## v13
// pwmblink
module pwmblink(
    input  logic clk,
    input  logic rst,
    output logic RGB_R,
    output logic RGB_B,
    output logic RGB_G
);
    parameter CLKMAX = 12000000;  
    logic [31:0] counter;
    logic [8:0] x;  
    logic [7:0] sharktooth;  
    logic [7:0] red;
    logic [7:0] green;
    logic [7:0] blue;
    always_ff @(posedge clk) begin
        if (rst) begin
            counter <= 0;
            x <= 0;
            sharktooth <= 0;
        end else begin
        if (counter >= CLKMAX/360) begin
            counter <= 0;
            if (x >= 359) begin
                x <= 0;
            end
            else begin
                x <= x + 1;
            end
            end
        else begin
            counter <= counter + 1;
        end
        sharktooth <= sharktooth + 1;
        end
    end
    always_comb begin
        if(x < 60) begin
            green = 255*x/60;
            blue = 0;
            red  = 255;
        end else if (x < 120) begin
            green = 255;
            blue = 0;
            red  = 255 - 255*(x-60)/60;
        end else if (x < 180) begin
            green = 255;
            blue = 255*(x-120)/60;
            red  = 0;
        end else if (x < 240) begin
            green = 255 - 255*(x-180)/60;
            blue = 255;
            red  = 0;
        end else if (x < 300) begin
            green = 0;
            blue = 255;
            red  = 255*(x-240)/60;
        end else begin
            green = 0;
            blue = 255 - 255*(x-300)/60;
            red  = 255;
        end
    end
  ...
Size: about 2300 cells after synthesis, about 49 flip-flops, roughly 5 I/O pins.
export LEC_CHECK = 0
export ABC_AREA = 0
export CAP_MARGIN = 20
export CELL_PAD_IN_SITES_DETAIL_PLACEMENT = 2
export CORE_ASPECT_RATIO = 0.85
export CORE_MARGIN = 2
export CORE_UTILIZATION = 28
export GPL_TIMING_DRIVEN = 0
export MAX_ROUTING_LAYER = met4
export MIN_ROUTING_LAYER = met1
export SETUP_SLACK_MARGIN = 5.0
export SLEW_MARGIN = 20
create_clock -name core_clock -period 21.0 [get_ports {clk}]
run.sh (not shown) runs the stock make flow with config.mk's settings and CLKGATE_MAP_FILE=.
> inputs changed (v13 -> v38)
Settings: removing GPL_TIMING_DRIVEN (formerly 0); changing CORE_UTILIZATION from 28 to 66; removing MIN_ROUTING_LAYER (formerly met1); changing SETUP_SLACK_MARGIN from 5.0 to 4.54; removing CORE_ASPECT_RATIO (formerly 0.85); setting CTS_CLUSTER_DIAMETER to 324 for the first time; removing CELL_PAD_IN_SITES_DETAIL_PLACEMENT (formerly 2); removing ABC_AREA (formerly 0); changing the clock period (ns, I/O delays scaled along) from 21.0 to 31.8.
Results
Delta (v38 minus v13): met3 routed wirelength lost 12000 um, largest net degree at the start of global routing picked up an extra 12, die size lost 57%, detailed-route via count lost 6112. v13 has lower global-route usage than v38. The power in v38 is 0.39 times that in v13. Max sequential share of layout area across v13 and v38: v38. Diff v13 -> v38: fraction of the cycle the final worst path needs decreased 20 points; hold slack lower. Looking at non-clock buffer count across v13 and v38, the one that comes out lower is v38.
#### Input delta (v27 over v38)
Settings: CTS_CLUSTER_DIAMETER removed (was 324); CORE_UTILIZATION changed from 66 to 40; MAX_ROUTING_LAYER removed (was met4); SETUP_SLACK_MARGIN removed (was 4.54); the clock period (ns, I/O delays scaled along) changed from 31.8 to 40.0.
## What came out
- Taking v38 over v27, the number of filler cells placed in the layout ratio works out to 0.51.
- When the final numbers for v38 and v27 were put side by side, the final wirelength turned out to be smaller in v38.
- The uppermost signal routing layer after detailed routing comes out met4 in one run and met5 in the other, namely in v38 and v27 respectively.
- The area taken by multi-input logic gates on v38 is in line with that on v27.
Relative to v27, the following input files were edited for v36:
Settings: an added MIN_ROUTING_LAYER of met2; an added MAX_ROUTING_LAYER of met4; an added TNS_END_PERCENT of 75; an added CELL_PAD_IN_SITES_DETAIL_PLACEMENT of 1; a change of CORE_MARGIN from 2 to 9; an added CTS_CLUSTER_DIAMETER of 376; a change of CAP_MARGIN from 20 to 25.
Results
Reported for v36 and v27, flip-flop count turned out identical to the last digit.
Compared with v27, v36 shows a register-to-register slack that is 320 ps lower.
v36 against v27: non-clock buffer count fell 3; width of the die climbed 6.4%.
The wire length of the first global-routing pass of v36 is higher than that of v27.

--- another note on this design; it stands on its own ---

==> inputs of run a <==
Design pwmblink, start of the top module:
module pwmblink(
    input  logic clk,
    input  logic rst,
    output logic RGB_R,
    output logic RGB_B,
    output logic RGB_G
);
Settings: LEC_CHECK=0, ABC_AREA=0, CAP_MARGIN=20, CELL_PAD_IN_SITES_DETAIL_PLACEMENT=2, CELL_PAD_IN_SITES_GLOBAL_PLACEMENT=1, CORE_ASPECT_RATIO=0.85, CORE_MARGIN=2, CORE_UTILIZATION=28, GPL_TIMING_DRIVEN=0, MAX_ROUTING_LAYER=met4, MIN_ROUTING_LAYER=met1, SETUP_SLACK_MARGIN=-1.02, SLEW_MARGIN=40; clock period 21.0 ns.
run.sh (not shown) runs the stock make flow with config.mk's settings and CLKGATE_MAP_FILE=.
==> run b: changes against run a <==
==> flow/config.mk (replaced) <==
export PLATFORM = sky130hd
export DESIGN_NAME = pwmblink
export DESIGN_NICKNAME = pwmblink
export VERILOG_FILES = /design/flow/design.v
export SDC_FILE = /design/flow/constraint.sdc
export NUM_CORES = 4
export LEC_CHECK = 0
export CAP_MARGIN = 20
export CORE_MARGIN = 2
export CORE_UTILIZATION = 68
export SLEW_MARGIN = 20
==> flow/constraint.sdc (replaced) <==
create_clock -name core_clock -period 24.2 [get_ports {clk}]
set_input_delay 4.8400 -clock core_clock [delete_from_list [all_inputs] [get_ports {clk}]]
set_output_delay 4.8400 -clock core_clock [all_outputs]
set_load 0.01 [all_outputs]
==> run c: changes against run a <==
==> flow/config.mk (replaced) <==
export PLATFORM = sky130hd
export DESIGN_NAME = pwmblink
export DESIGN_NICKNAME = pwmblink
export VERILOG_FILES = /design/flow/design.v
export SDC_FILE = /design/flow/constraint.sdc
export NUM_CORES = 4
export LEC_CHECK = 0
export CAP_MARGIN = 20
export CORE_MARGIN = 2
export CORE_UTILIZATION = 40
export SLEW_MARGIN = 20
==> flow/constraint.sdc (replaced) <==
create_clock -name core_clock -period 24.2 [get_ports {clk}]
set_input_delay 4.8400 -clock core_clock [delete_from_list [all_inputs] [get_ports {clk}]]
set_output_delay 4.8400 -clock core_clock [all_outputs]
set_load 0.01 [all_outputs]
==> run d: changes against run a <==
==> flow/config.mk (replaced) <==
export PLATFORM = sky130hd
export DESIGN_NAME = pwmblink
export DESIGN_NICKNAME = pwmblink
export VERILOG_FILES = /design/flow/design.v
export SDC_FILE = /design/flow/constraint.sdc
export NUM_CORES = 4
export LEC_CHECK = 0
export CAP_MARGIN = 5
export CORE_MARGIN = 2
export CORE_UTILIZATION = 68
export CTS_CLUSTER_DIAMETER = 341
export SLEW_MARGIN = 20
==> flow/constraint.sdc (replaced) <==
create_clock -name core_clock -period 13.8 [get_ports {clk}]
set_input_delay 2.7600 -clock core_clock [delete_from_list [all_inputs] [get_ports {clk}]]
set_output_delay 2.7600 -clock core_clock [all_outputs]
set_load 0.01 [all_outputs]
==> comparison <==
In area after synthesis, run c and run d do not differ.
Of run c and run a, run c has the higher worst setup slack (gap 3700 ps).
Sequential share of layout area, lowest first: run a, run c, run b.
Final cell count: run b < run c < run a.
Wire length: run a > run c > run b.
Run d did not get past 5_1_grt with GRT-0232. Run a finished but failed the layout checks on setup timing. Run c went through all stages and came out clean. Run b finished clean.
==> figures <==
quantity	run b	run d	run a	run c
Worst Reg2Reg Path Length in Cells	7	-	8	12
Crit. End Element	output pin	-	output pin	output pin
Horiz. Die Dim	169 um	169 um	282 um	219 um
Wire length on met1	20800 um	-	32600 um	24300 um
Clock-cell share	0.884%	-	0.773%	0.746%
CTS resizes	0	155	0	0
Proportion of power drawn by flip-flops and latches	9.0%	-	8.7%	9.2%
Vias per Instance	6.38	-	5.32	5.70
Total chip power	0.946 mW	-	1.15 mW	0.925 mW
Status	finished clean	stopped before the end	complete, but fails checks	finished clean
Stage where the flow stopped	-	5_1_grt	-	-
Reasons for failing layout checks	-	-	setup timing	-
Power Dens Cells	49.9 nW/um^2	-	57.6 nW/um^2	47.9 nW/um^2
Share of total power in combinational logic	82.7%	-	83.2%	83.1%
Power is estimated from default activity; no workload was simulated.
